Setup of job 101:
==> flow/design.v (excerpt) <==
  module cfs_aligner#(
    parameter ALGN_DATA_WIDTH = 32,
    parameter FIFO_DEPTH      = 8,
    localparam int unsigned APB_ADDR_WIDTH    = 16,
    localparam int unsigned APB_DATA_WIDTH    = 32,
    localparam int unsigned ALGN_OFFSET_WIDTH = ALGN_DATA_WIDTH <= 8 ? 1 : $clog2(ALGN_DATA_WIDTH/8),
    localparam int unsigned ALGN_SIZE_WIDTH   = $clog2(ALGN_DATA_WIDTH/8)+1
  ) (
    input wire clk,
    input wire reset_n,
    input wire[APB_ADDR_WIDTH-1:0]    paddr,
    input wire                        pwrite,
    input wire                        psel,
    input wire                        penable,
    input wire[APB_DATA_WIDTH-1:0]    pwdata,
    output wire                       pready,
    output reg[APB_DATA_WIDTH-1:0]    prdata,
    output reg                        pslverr,
    input                             md_rx_valid,
    input[ALGN_DATA_WIDTH-1:0]        md_rx_data,
    input[ALGN_OFFSET_WIDTH-1:0]      md_rx_offset,
    input[ALGN_SIZE_WIDTH-1:0]        md_rx_size,
    output reg                        md_rx_ready,
    output reg                        md_rx_err,
    output reg                        md_tx_valid,
    output reg[ALGN_DATA_WIDTH-1:0]   md_tx_data,
    output reg[ALGN_OFFSET_WIDTH-1:0] md_tx_offset,
    output reg[ALGN_SIZE_WIDTH-1:0]   md_tx_size,
    input                             md_tx_ready,
    input                             md_tx_err,
    output reg                        irq
  );
For scale: about 2800 cells after synthesis, about 750 flip-flops, about 170 I/O pins, ~0.035 mm^2 of cells after synthesis.
clock: 3.88 ns
lec_check: 0
cap_margin: 20
core_aspect_ratio: 0.89
core_margin: 2
core_utilization: 72
cts_cluster_diameter: 205
cts_cluster_size: 20
place_density_lb_addon: 0.04
setup_slack_margin: 1.11
slew_margin: 20
run.sh (not shown) runs the stock make flow with config.mk's settings and CLKGATE_MAP_FILE=.
Job 101 did not make it past global routing (5_1_grt), where a tool error ended it.
[inputs] job 102 vs job 101
# job 101
export LEC_CHECK = 0
export CAP_MARGIN = 20
export CORE_ASPECT_RATIO = 0.89
export CORE_MARGIN = 2
export CORE_UTILIZATION = 72
export CTS_CLUSTER_DIAMETER = 205
export CTS_CLUSTER_SIZE = 20
export PLACE_DENSITY_LB_ADDON = 0.04
export SETUP_SLACK_MARGIN = 1.11
export SLEW_MARGIN = 20
create_clock -name core_clock -period 3.88 [get_ports {clk}]
# job 102
export LEC_CHECK = 0
export CAP_MARGIN = 20
export CORE_MARGIN = 2
export CORE_UTILIZATION = 66
export CTS_CLUSTER_SIZE = 40
export SLEW_MARGIN = 20
create_clock -name core_clock -period 5.84 [get_ports {clk}]
### Flow results
Job 102 and job 101: one clean run, job 102; the rest did not finish clean.
Compared to job 101, job 102 was floorplanned on a bigger die.
Re number of clock buffers inserted by TritonCTS: job 102 and job 101 aren't equal, and the higher value belongs to job 102.
Job 102 -> job 101: synthesized cell area delta 0, exact match
Post-cts gate resize count (higher): job 101
NOTE die extent in x job 101->job 102 decreased slightly
Here is what was changed in the inputs of job 103 compared with job 102.
# job 102
export LEC_CHECK = 0
export CAP_MARGIN = 20
export CORE_MARGIN = 2
export CORE_UTILIZATION = 66
export CTS_CLUSTER_SIZE = 40
export SLEW_MARGIN = 20
create_clock -name core_clock -period 5.84 [get_ports {clk}]
# job 103
export LEC_CHECK = 0
export ABC_AREA = 1
export CAP_MARGIN = 20
export CORE_MARGIN = 2
export CORE_UTILIZATION = 72
export SLEW_MARGIN = 40
create_clock -name core_clock -period 5.68 [get_ports {clk}]
--- outcome ---
Sort job 102 and job 103 by number of gates resized after CTS, ascending, and job 103 comes first. Summary of job 103 over job 102: clock network contribution to total cell area did not really move, part of the cycle the worst path needs went down 0.38 points.
Here is what was changed in the inputs of job 104 compared with job 103.
# job 103
export LEC_CHECK = 0
export ABC_AREA = 1
export CAP_MARGIN = 20
export CORE_MARGIN = 2
export CORE_UTILIZATION = 72
export SLEW_MARGIN = 40
create_clock -name core_clock -period 5.68 [get_ports {clk}]
# job 104
export LEC_CHECK = 0
export CAP_MARGIN = 20
export CORE_MARGIN = 2
export CORE_UTILIZATION = 40
export SLEW_MARGIN = 20
create_clock -name core_clock -period 8.62 [get_ports {clk}]
==> comparison <==
Reported for job 104 and job 103, sequential cell count turned out identical to the last digit. Job 104 has more setup slack than job 103. Delta (job 104 minus job 103): area after synthesis -1.1%, count of clock-buffer cells in the layout picked up an extra 3, flop share of the area went down by 0.18 points. Job 103 → job 104: global router's overall resource usage decreased by 24 points relative to the old numbers; post-synthesis compound-gate area fraction now larger. Job 104 reports a lower worst slew margin relative to its limit than job 103 does.

* * *

cfs_aligner again, from the RTL that the note above started with.
Settings: LEC_CHECK=0, ABC_AREA=1, CAP_MARGIN=15, CELL_PAD_IN_SITES_DETAIL_PLACEMENT=1, CELL_PAD_IN_SITES_GLOBAL_PLACEMENT=2, CORE_ASPECT_RATIO=1.11, CORE_MARGIN=6, CORE_UTILIZATION=40, GPL_ROUTABILITY_DRIVEN=1, MAX_ROUTING_LAYER=met5, MIN_ROUTING_LAYER=met2, PLACE_DENSITY=0.4, SETUP_SLACK_MARGIN=2.5, SLEW_MARGIN=15, TNS_END_PERCENT=45; clock period 11.9 ns.
Edit:
Settings changed: ABC_AREA 1 to not set, CAP_MARGIN 15 to 20, CELL_PAD_IN_SITES_DETAIL_PLACEMENT 1 to not set, CELL_PAD_IN_SITES_GLOBAL_PLACEMENT 2 to not set, CORE_ASPECT_RATIO 1.11 to not set, CORE_MARGIN 6 to 2, CORE_UTILIZATION 40 to 63, GPL_ROUTABILITY_DRIVEN 1 to not set, MAX_ROUTING_LAYER met5 to not set, MIN_ROUTING_LAYER met2 to not set, PLACE_DENSITY 0.4 to not set, SETUP_SLACK_MARGIN 2.5 to not set, SLEW_MARGIN 15 to 20, TNS_END_PERCENT 45 to not set.
Clock period 11.9 ns to 4.98 ns, I/O delays scaled along.
Effect: Routed wire length goes down by 17%; sequential cell count does not change; via count goes down by 29%; setup slack got worse by 3.0 ns; clock-buffer cell count does not change; non-clock buffer count goes up by 193; critical path depth goes down by 1; sequential share of layout area goes down by 1.2 points; synthesized area goes down by 1.1%.
Edit:
Settings changed: CORE_UTILIZATION 63 to 40.
Clock period 4.98 ns to 10.0 ns, I/O delays scaled along.
Effect: The new run finished clean. Synthesized cell count stays the same. First-iteration DRC count decreases by a quarter to a third. Hold slack improved by 0.071 ns. Global-route usage goes down by 13 points. Count of clock-buffer cells in the layout decreases by 2. Final cell count rose by a few percent.
Edit:
Settings changed: CORE_UTILIZATION 40 to 66.
Clock period 10.0 ns to 4.98 ns, I/O delays scaled along.
Result: The new run ran to the end with violations: setup timing; cell count goes down by 8.0%; final area increases by about 1.8%; wire length rises by about 0.7%; setup slack loses 1.5 ns; die size drops by 39%.

* * *

## nickel
Starting RTL as in the previous note.
make LEC_CHECK=0 ABC_AREA=1 CAP_MARGIN=20 CORE_ASPECT_RATIO=1.35 CORE_MARGIN=2 CORE_UTILIZATION=72 CTS_CLUSTER_DIAMETER=347 CTS_CLUSTER_SIZE=100 PLACE_DENSITY=0.41 SETUP_SLACK_MARGIN=0.59 SLEW_MARGIN=20 finish   # period 3.98 ns
Seen in the log of nickel: GRT-0232 during global routing (5_1_grt), after which the run never completed.
Input changes introduced in willow (baseline for comparison: nickel):
Settings: removing CTS_CLUSTER_DIAMETER (formerly 347); removing SETUP_SLACK_MARGIN (formerly 0.59); removing ABC_AREA (formerly 1); changing PLACE_DENSITY from 0.41 to 0.66; removing CORE_ASPECT_RATIO (formerly 1.35); changing CTS_CLUSTER_SIZE from 100 to 40; changing the clock period (ns, I/O delays scaled along) from 3.98 to 4.81.
Notes after the runs:
willow finished all stages; however, its layout fails the closing checks, the failures being setup timing. The die used by willow is smaller than the one used by nickel. Yosys synthesis chip area was lower in willow than in nickel. Sort nickel and willow by number of levels the H-tree was split into asc -> top: nickel. willow: post-place setup slack 0.0089 ns above nickel. Diff nickel -> willow: die boundary width increased about 15%; synthesized netlist cell count decreased 737; area inside the core boundary decreased 1.4%; cell count in the Yosys report decreased about 20%; post-synthesis simple-gate area fraction decreased 11 points. In the flow results for nickel and willow, the share of synthesized area occupied by flip-flops and latches is smaller on nickel. Of the two candidates, nickel has the worse synthesized area and willow the better one.
For onyx, these inputs were changed with respect to willow:
Settings: swapping 72 for 40 in CORE_UTILIZATION; clearing PLACE_DENSITY, which used to be 0.66; clearing CTS_CLUSTER_SIZE, which used to be 40; swapping 4.81 for 7.39 in the clock period (ns, I/O delays scaled along).
Findings:
onyx: full flow OK, the timing, DRC and antenna checks passed
Compared with willow, onyx shows a sequential share of layout area that is 2.0 points higher.
onyx against willow: slew at the pin with the worst max-slew slack shows a reduction of 0.22 ns; total routing usage reported by global routing lower.
The multi-input gate share of the layout cell area of onyx is lower than that of willow.
Compared to willow, onyx has worst setup slack 1.27 ns higher.
Against willow, onyx comes in about 16% lower on wire length on met2.
Relative to onyx, the following input files were edited for violet:
Settings: an added SETUP_SLACK_MARGIN of -0.71; a change of the clock period (ns, I/O delays scaled along) from 7.39 to 8.62.
==> results <==
Each of the runs, namely violet and onyx, reached the end of the flow and came out clean.
On share of the final layout cell area in multi-input gates, the higher figure sits with violet, not onyx.
| least setup slack across all paths after layout | violet vs onyx | better |
There was hardly any difference in final cell count between violet and onyx.
Cmp violet and onyx / length in cells of the worst reg-to-reg path / higher: violet
violet vs onyx: number of clock buffers in the layout up in violet
In terms of cell count after placement, onyx and violet differ only marginally.
Compared to onyx, violet has number of DRC markers in iteration 0 14% higher.
Going from onyx to violet, maximum number of pins on one net before global-route repair rose by 12%; instance count on the critical path shows a reduction of 1; fraction of the core area covered by cells at the end of the flow lower.
